==> run a: inputs <==
==> flow/design.v (excerpt) <==
module bf16_unit
# (parameter G = 6) (
    input  clk,
    input  reset,
    input  [15:0] in1,
    input  [15:0] in2,
    input  [15:0] in3,
    input  [15:0] in4,
    input  [15:0] in5,
    input  [15:0] in6,
    input  [15:0] in7,
    input  [15:0] in8,
    input  [15:0] in9,
    input  [15:0] in10,
    input  [15:0] in11,
    input  [15:0] in12,
    input  [15:0] in13,
    input  [15:0] in14,
    input  [15:0] in15,
    input  [15:0] in16,
    input  [15:0] in17,
    input  [15:0] in18,
    input  [4:0] funct5,
    output wire [15:0] result
);
clock: 9.0 ns
lec_check: 0
abc_area: 1
cap_margin: 35
cell_pad_in_sites_detail_placement: 2
core_aspect_ratio: 0.67
core_margin: 9
core_utilization: 23
cts_cluster_size: 26
gpl_routability_driven: 0
hold_slack_margin: 0.25
min_routing_layer: met2
place_density: 0.6
setup_slack_margin: 1.85
slew_margin: 35
tns_end_percent: 40
run.sh (not shown) runs the stock make flow with config.mk's settings and CLKGATE_MAP_FILE=.
==> run b: changes against run a <==
==> flow/config.mk (replaced) <==
export PLATFORM = sky130hd
export DESIGN_NAME = bf16_unit
export DESIGN_NICKNAME = bf16_unit
export VERILOG_FILES = /design/flow/design.v
export SDC_FILE = /design/flow/constraint.sdc
export NUM_CORES = 4
export LEC_CHECK = 0
export CAP_MARGIN = 20
export CORE_MARGIN = 2
export CORE_UTILIZATION = 70
export PLACE_DENSITY = 0.6
export SLEW_MARGIN = 20
==> flow/constraint.sdc (replaced) <==
create_clock -name core_clock -period 6.22 [get_ports {clk}]
set_input_delay 1.2440 -clock core_clock [delete_from_list [all_inputs] [get_ports {clk}]]
set_output_delay 1.2440 -clock core_clock [all_outputs]
set_load 0.01 [all_outputs]
==> run c: changes against run a <==
==> flow/config.mk (replaced) <==
export PLATFORM = sky130hd
export DESIGN_NAME = bf16_unit
export DESIGN_NICKNAME = bf16_unit
export VERILOG_FILES = /design/flow/design.v
export SDC_FILE = /design/flow/constraint.sdc
export NUM_CORES = 4
export LEC_CHECK = 0
export CAP_MARGIN = 20
export CELL_PAD_IN_SITES_DETAIL_PLACEMENT = 2
export CELL_PAD_IN_SITES_GLOBAL_PLACEMENT = 3
export CORE_MARGIN = 9
export CORE_UTILIZATION = 26
export GPL_TIMING_DRIVEN = 0
export PLACE_DENSITY_LB_ADDON = 0.01
export SETUP_SLACK_MARGIN = 0.43
export SLEW_MARGIN = 20
export TNS_END_PERCENT = 40
==> flow/constraint.sdc (replaced) <==
create_clock -name core_clock -period 4.48 [get_ports {clk}]
set_input_delay 0.8960 -clock core_clock [delete_from_list [all_inputs] [get_ports {clk}]]
set_output_delay 0.8960 -clock core_clock [all_outputs]
set_load 0.01 [all_outputs]
==> run d: changes against run a <==
==> flow/config.mk (replaced) <==
export PLATFORM = sky130hd
export DESIGN_NAME = bf16_unit
export DESIGN_NICKNAME = bf16_unit
export VERILOG_FILES = /design/flow/design.v
export SDC_FILE = /design/flow/constraint.sdc
export NUM_CORES = 4
export LEC_CHECK = 0
export CAP_MARGIN = 20
export CORE_MARGIN = 2
export CORE_UTILIZATION = 9
export PLACE_DENSITY = 0.6
export SLEW_MARGIN = 20
==> flow/constraint.sdc (replaced) <==
create_clock -name core_clock -period 11.4 [get_ports {clk}]
set_input_delay 2.2800 -clock core_clock [delete_from_list [all_inputs] [get_ports {clk}]]
set_output_delay 2.2800 -clock core_clock [all_outputs]
set_load 0.01 [all_outputs]
==> qor summary <==
item	run d	run c	run a	run b
Run status	timing/DRC/antenna clean	finished with violations	did not finish	timing/DRC/antenna clean
Stage where the flow stopped	-	-	global routing (5_1_grt)	-
Reasons for failing layout checks	-	setup timing	-	-
Post-placement cell count	42836	27557	35311	21493
HPWL after detailed placement	373 mm	635 mm	742 mm	310 mm
Effective utilization at floorplan	9.02%	26.2%	23.1%	70.4%
Share of the cycle needed by the critical path after routing	73.4%	118%	-	97.0%
Total net switching power	7540 µW	22500 µW	-	12800 µW
Internal power consumption	20000 µW	53200 µW	-	36100 µW
Tap cells	24500	8379	-	3150
Relative area of clock buffers and inverters in the final design	5.72%	6.39%	-	6.14%
Number of placement rows	498	292	262	178
Vias per cell	2.93	4.82	-	5.86
Compound-Gate Fraction of Synth Area	12.0%	12.0%	10.4%	12.0%
Critical path depth	12	15	-	13
Filler instances	210708	70004	-	16520
FF-to-FF setup slack	6.29 ns	0.12 ns	-	1.15 ns
Top power group	clock	clock	-	registers
DRT iter0 DRCs	8354	6676	-	10653
MI comb cells	13620	13620	-	13620
Combinational power	3710 µW	13200 µW	-	6840 µW
Clock network fraction of total power	43.4%	42.7%	-	41.5%
Critical Path Source	fmadd_fmsub.p6_reg_alu_r[8]	fmadd_fmsub.p6_reg_alu_r[7]	-	bf16_SIMD.ROOT.p4_reg_alu_r[7]
Y dimension of the die	1.36 mm	817 µm	734 µm	491 µm
Endpoint of the worst register-to-register path	bf16_SIMD.MULT2.s_alu_m[13]	bf16_SIMD.MULT3.s_alu_m[15]	-	bf16_SIMD.MULT8.s_alu_m[15]

==> v10: inputs <==
bf16_unit again, from the RTL that the note above started with.
clock: 4.39 ns
lec_check: 0
abc_area: 0
cap_margin: 20
core_aspect_ratio: 0.93
core_margin: 2
core_utilization: 72
cts_cluster_diameter: 191
gpl_routability_driven: 1
max_routing_layer: met4
place_density_lb_addon: 0.02
setup_slack_margin: 1.26
slew_margin: 5
==> v15: changes against v10 <==
Settings changed: ABC_AREA 0 to default, CAP_MARGIN 20 to 15, CORE_ASPECT_RATIO 0.93 to default, CTS_CLUSTER_DIAMETER 191 to default, GPL_ROUTABILITY_DRIVEN 1 to default, MAX_ROUTING_LAYER met4 to default, PLACE_DENSITY from default to 0.6, PLACE_DENSITY_LB_ADDON 0.02 to default, SETUP_SLACK_MARGIN 1.26 to default, SLEW_MARGIN 5 to 20.
==> flow/constraint.sdc (replaced) <==
create_clock -name core_clock -period 5.24 [get_ports {clk}]
set_input_delay 1.0480 -clock core_clock [delete_from_list [all_inputs] [get_ports {clk}]]
set_output_delay 1.0480 -clock core_clock [all_outputs]
set_load 0.01 [all_outputs]
==> qor summary <==
quantity	v15	v10
Data-path buffer share of cell area in the final layout	2.73%	4.13%
TritonCTS buffer count	328	327
Hold Path Class	reg -> reg	in -> reg
Clock-cell share of area	5.93%	5.70%
CP peak stage delay	0.62 ns	0.64 ns
Post-route met1 wirelength	178,000 microns	191,000 microns
Weighted congestion at the end of routability-driven global placement	1.00	1.01
Launching point of the worst reg2reg path	bf16_SIMD.MULT8.p1_reg_alu_in1[1]	bf16_SIMD.MULT7.p1_reg_alu_in2[3]
Met3 Use GR	4.80%	5.43%
Sequential cell area share	35.3%	34.2%
Die Span Y	484 microns	467 microns
Comb/total area	51.8%	51.8%
Met2 Track Usage GR	57.0%	57.8%
Floorplan row count	176	169
Area of all placed cells without fillers	182,000 sq um	189,000 sq um
Run status	complete, but fails checks	complete, but fails checks
Layout check failures	setup timing	setup timing
Share of power burned in combinational logic	14.3%	15.7%
No activity file was given, so power comes from the tool's default toggle rates.
